## cpu
module cpu(clk, rst, imem_addr, imem_data, dmem_addr, dmem_wdata, dmem_we, dmem_re, dmem_rdata);
clock: 6.06 ns
lec_check: 0
cap_margin: 20
core_margin: 2
core_utilization: 72
cts_cluster_diameter: 354
cts_cluster_size: 94
place_density: 0.38
slew_margin: 20
tns_end_percent: 10
run.sh (not shown) runs the stock make flow with config.mk's settings and CLKGATE_MAP_FILE=.
The first run did not get past global routing.
Next try:
CELL_PAD_IN_SITES_GLOBAL_PLACEMENT = 1   (was not set)
CORE_UTILIZATION = 62   (was 72)
CTS_CLUSTER_DIAMETER = not set   (was 354)
CTS_CLUSTER_SIZE = not set   (was 94)
GPL_ROUTABILITY_DRIVEN = 0   (was not set)
MAX_ROUTING_LAYER = met5   (was not set)
PLACE_DENSITY = 0.6   (was 0.38)
TNS_END_PERCENT = not set   (was 10)
clock period = 8.61 ns   (was 6.06 ns; I/O delays follow)
After rerunning: Now the flow finished with negative setup slack left; die size grows by about 16%; synthesized area is unchanged; synthesized cell count stays the same.
Next try:
ABC_AREA = 1   (was not set)
CELL_PAD_IN_SITES_GLOBAL_PLACEMENT = not set   (was 1)
CORE_UTILIZATION = 57   (was 62)
GPL_ROUTABILITY_DRIVEN = not set   (was 0)
MAX_ROUTING_LAYER = not set   (was met5)
clock period = 9.25 ns   (was 8.61 ns; I/O delays follow)
- The changed run completed with no timing, DRC or antenna violations
- worst setup slack improved by 410 ps
- total power increases by 0.78%
- via count climbs by 39%
- die area grows by 24%
- critical path depth increases by 5
- wire length climbs by 28%
- area after synthesis rose by 14%
- final cell count goes up by 58%
Next try:
ABC_AREA = not set   (was 1)
CORE_UTILIZATION = 66   (was 57)
MAX_ROUTING_LAYER = met4   (was not set)
clock period = 9.69 ns   (was 9.25 ns; I/O delays follow)
What happened: The new run finished clean; non-clock buffer count grows by 50; wire length is lower by 23%; worst setup slack stays flat; via count went down by 29%; global-route usage goes up by 3.5 points; power drops by 17%; utilization goes up by 11 points; clock-buffer cell count fell by 18.
Next try:
CORE_UTILIZATION = 40   (was 66)
MAX_ROUTING_LAYER = not set   (was met4)
SETUP_SLACK_MARGIN = 0.07   (was not set)
clock period = 10.9 ns   (was 9.69 ns; I/O delays follow)
Area after synthesis stays the same. Routed wire length climbs by 8.0%. Via count went down by 1.0%. Worst setup slack gains 340 ps.

Setup of job 4688:
cpu again, from the RTL that the note above started with.
==> flow/config.mk <==
export PLATFORM = sky130hd
export DESIGN_NAME = cpu
export DESIGN_NICKNAME = cpu
export VERILOG_FILES = /design/flow/design.v
export SDC_FILE = /design/flow/constraint.sdc
export NUM_CORES = 4
export LEC_CHECK = 0
export ABC_AREA = 1
export CAP_MARGIN = 30
export CELL_PAD_IN_SITES_DETAIL_PLACEMENT = 0
export CELL_PAD_IN_SITES_GLOBAL_PLACEMENT = 3
export CORE_ASPECT_RATIO = 0.63
export CORE_MARGIN = 7
export CORE_UTILIZATION = 45
export CTS_CLUSTER_DIAMETER = 84
export CTS_CLUSTER_SIZE = 27
export GPL_ROUTABILITY_DRIVEN = 0
export GPL_TIMING_DRIVEN = 0
export HOLD_SLACK_MARGIN = -0.08
export MAX_ROUTING_LAYER = met4
export SLEW_MARGIN = 30
export TNS_END_PERCENT = 90
==> flow/constraint.sdc <==
create_clock -name core_clock -period 11.9 [get_ports {clk}]
set_input_delay 2.3800 -clock core_clock [delete_from_list [all_inputs] [get_ports {clk}]]
set_output_delay 2.3800 -clock core_clock [all_outputs]
set_load 0.01 [all_outputs]
Job 4688 failed in 3_1_place_gp_skip_io with GPL-0301.
--- input diff job 4688..job 6026 ---
- removing CELL_PAD_IN_SITES_GLOBAL_PLACEMENT (formerly 3)
- removing GPL_ROUTABILITY_DRIVEN (formerly 0)
- changing ABC_AREA from 1 to 0
- changing CAP_MARGIN from 30 to 15
- removing CELL_PAD_IN_SITES_DETAIL_PLACEMENT (formerly 0)
- changing TNS_END_PERCENT from 90 to 70
- changing CORE_ASPECT_RATIO from 0.63 to 0.68
- setting MIN_ROUTING_LAYER to met2 for the first time
- changing CORE_UTILIZATION from 45 to 27
- changing CTS_CLUSTER_SIZE from 27 to 33
- changing SLEW_MARGIN from 30 to 20
- removing HOLD_SLACK_MARGIN (formerly -0.08)
- removing CTS_CLUSTER_DIAMETER (formerly 84)
- changing the clock period (ns, I/O delays scaled along) from 11.9 to 9.61
==> comparison <==
Job 6026: it failed during 5_1_grt, and the tool reported GRT-0116.
Overall die area delta (job 6026 − job 4688): unfavourable
Biggest combinational cell group after synthesis: AND-OR/OR-AND gates -> job 4688, multiplexers -> job 6026
Area after synthesis delta for job 6026 relative to job 4688: 12% lower
Diff job 4688 -> job 6026: post-synthesis net count fell by 4549; basic-gate share of the synthesized area counting and, or, nand and nor cells fell by 13 points.
[inputs] job 7961 vs job 6026
- CORE_UTILIZATION now 72, was 27
- PLACE_DENSITY now 0.65, previously not set
- CORE_ASPECT_RATIO no longer set, was 0.68
- CTS_CLUSTER_SIZE no longer set, was 33
- CAP_MARGIN now 20, was 15
- TNS_END_PERCENT no longer set, was 70
- MAX_ROUTING_LAYER no longer set, was met4
- MIN_ROUTING_LAYER no longer set, was met2
- SETUP_SLACK_MARGIN now -0.44, previously not set
- ABC_AREA no longer set, was 0
- CORE_MARGIN now 2, was 7
- GPL_TIMING_DRIVEN no longer set, was 0
- the clock period (ns, I/O delays scaled along) now 6.48, was 9.61
Findings:
On job 7961: post-CTS setup-driven buffer insertion count is 81 lower than what job 6026 gave.
Job 7961 vs. job 6026: overall chip area went down by 64%.
Row placed cell count: job 7961 lower / job 6026 higher
In the summary table, job 7961 is marked failed, with error GRT-0232 raised in 5_1_grt.
### job 7961 -> job 6554
- SETUP_SLACK_MARGIN removed (was -0.44)
- CORE_UTILIZATION changed from 72 to 45
- CTS_CLUSTER_SIZE newly set to 10
- CAP_MARGIN changed from 20 to 30
- CORE_ASPECT_RATIO newly set to 1.85
- PLACE_DENSITY removed (was 0.65)
- CTS_CLUSTER_DIAMETER newly set to 206
- the clock period (ns, I/O delays scaled along) changed from 6.48 to 14.4
### Flow results
Job 6554 did not stop at any stage, and its layout met the timing, design-rule and antenna checks.
Job 6554 against job 7961: die area climbed 49000 um2; async set-or-reset flop fraction in the synthesized netlist barely changed.
Job 6554 vs. job 7961: row count increased by about 70% relative to the old numbers; number of buffers on the longest clock path flat; routability congestion estimate from global placement now sits lower; half-perimeter wire length after detailed placement decreased 1.5%.
Compare job 6554 and job 7961 | setup fix buffers added after clock tree synthesis lower: job 6554
Across both runs, worst setup slack before clock tree synthesis was higher for job 6554 than for job 7961.
Compared with job 7961, job 6554 shows a lower instance count after placement with tap cells included.
--- input diff job 6554..job 9302 ---
- CAP_MARGIN: 30 -> 20
- CTS_CLUSTER_DIAMETER: 206 -> unset
- PLACE_DENSITY: unset -> 0.6
- CTS_CLUSTER_SIZE: 10 -> unset
- CORE_ASPECT_RATIO: 1.85 -> unset
- the clock period (ns, I/O delays scaled along): 14.4 -> 10.9
Notes after the runs:
Going from job 6554 to job 9302, total power rose about 40%, average detailed-routed wire length per instance decreased by 4.0% relative to the old numbers, total routing resource utilization after global routing went down by 1.3 points, hold slack level.
## Diff of input files: job 9898 against job 9302
- SETUP_SLACK_MARGIN newly set to 1.55
- PLACE_DENSITY changed from 0.6 to 0.64
- MAX_ROUTING_LAYER newly set to met4
- CTS_CLUSTER_DIAMETER newly set to 341
- CORE_UTILIZATION changed from 45 to 70
- TNS_END_PERCENT newly set to 75
- the clock period (ns, I/O delays scaled along) changed from 10.9 to 6.06
[summary]
Job 9898: aborted in 5_1_grt (tool error)
Cell count after synthesis delta (job 9302 -> job 9898): insignificant
HPWL reported at the end of detailed placement ends up lower on job 9302.
For the die span in x, job 9898 came in 20% lower than job 9302 did.
Looking at job 9302 and job 9898, the net count entering floorplan is a wash.
Reported for job 9302 and job 9898, sequential area share after synthesis turned out identical to the last digit.
Taking job 9302 over job 9898, the placement row count ratio works out to 1.3.
On job 9898: initial standard-cell utilization of the core is 26 points higher than what job 9302 gave.
Die area, job 9302 and job 9898: lower on job 9898
Looking at core area across job 9302 and job 9898, the one that comes out higher is job 9302.
Lower number of buffers inserted by post-CTS setup repair was reported by job 9302, not job 9898.
Comparing job 9302 against job 9898, there is no change at all in synthesized cell area.
Power figures rest on the tool's default switching activity, not on a simulated workload.
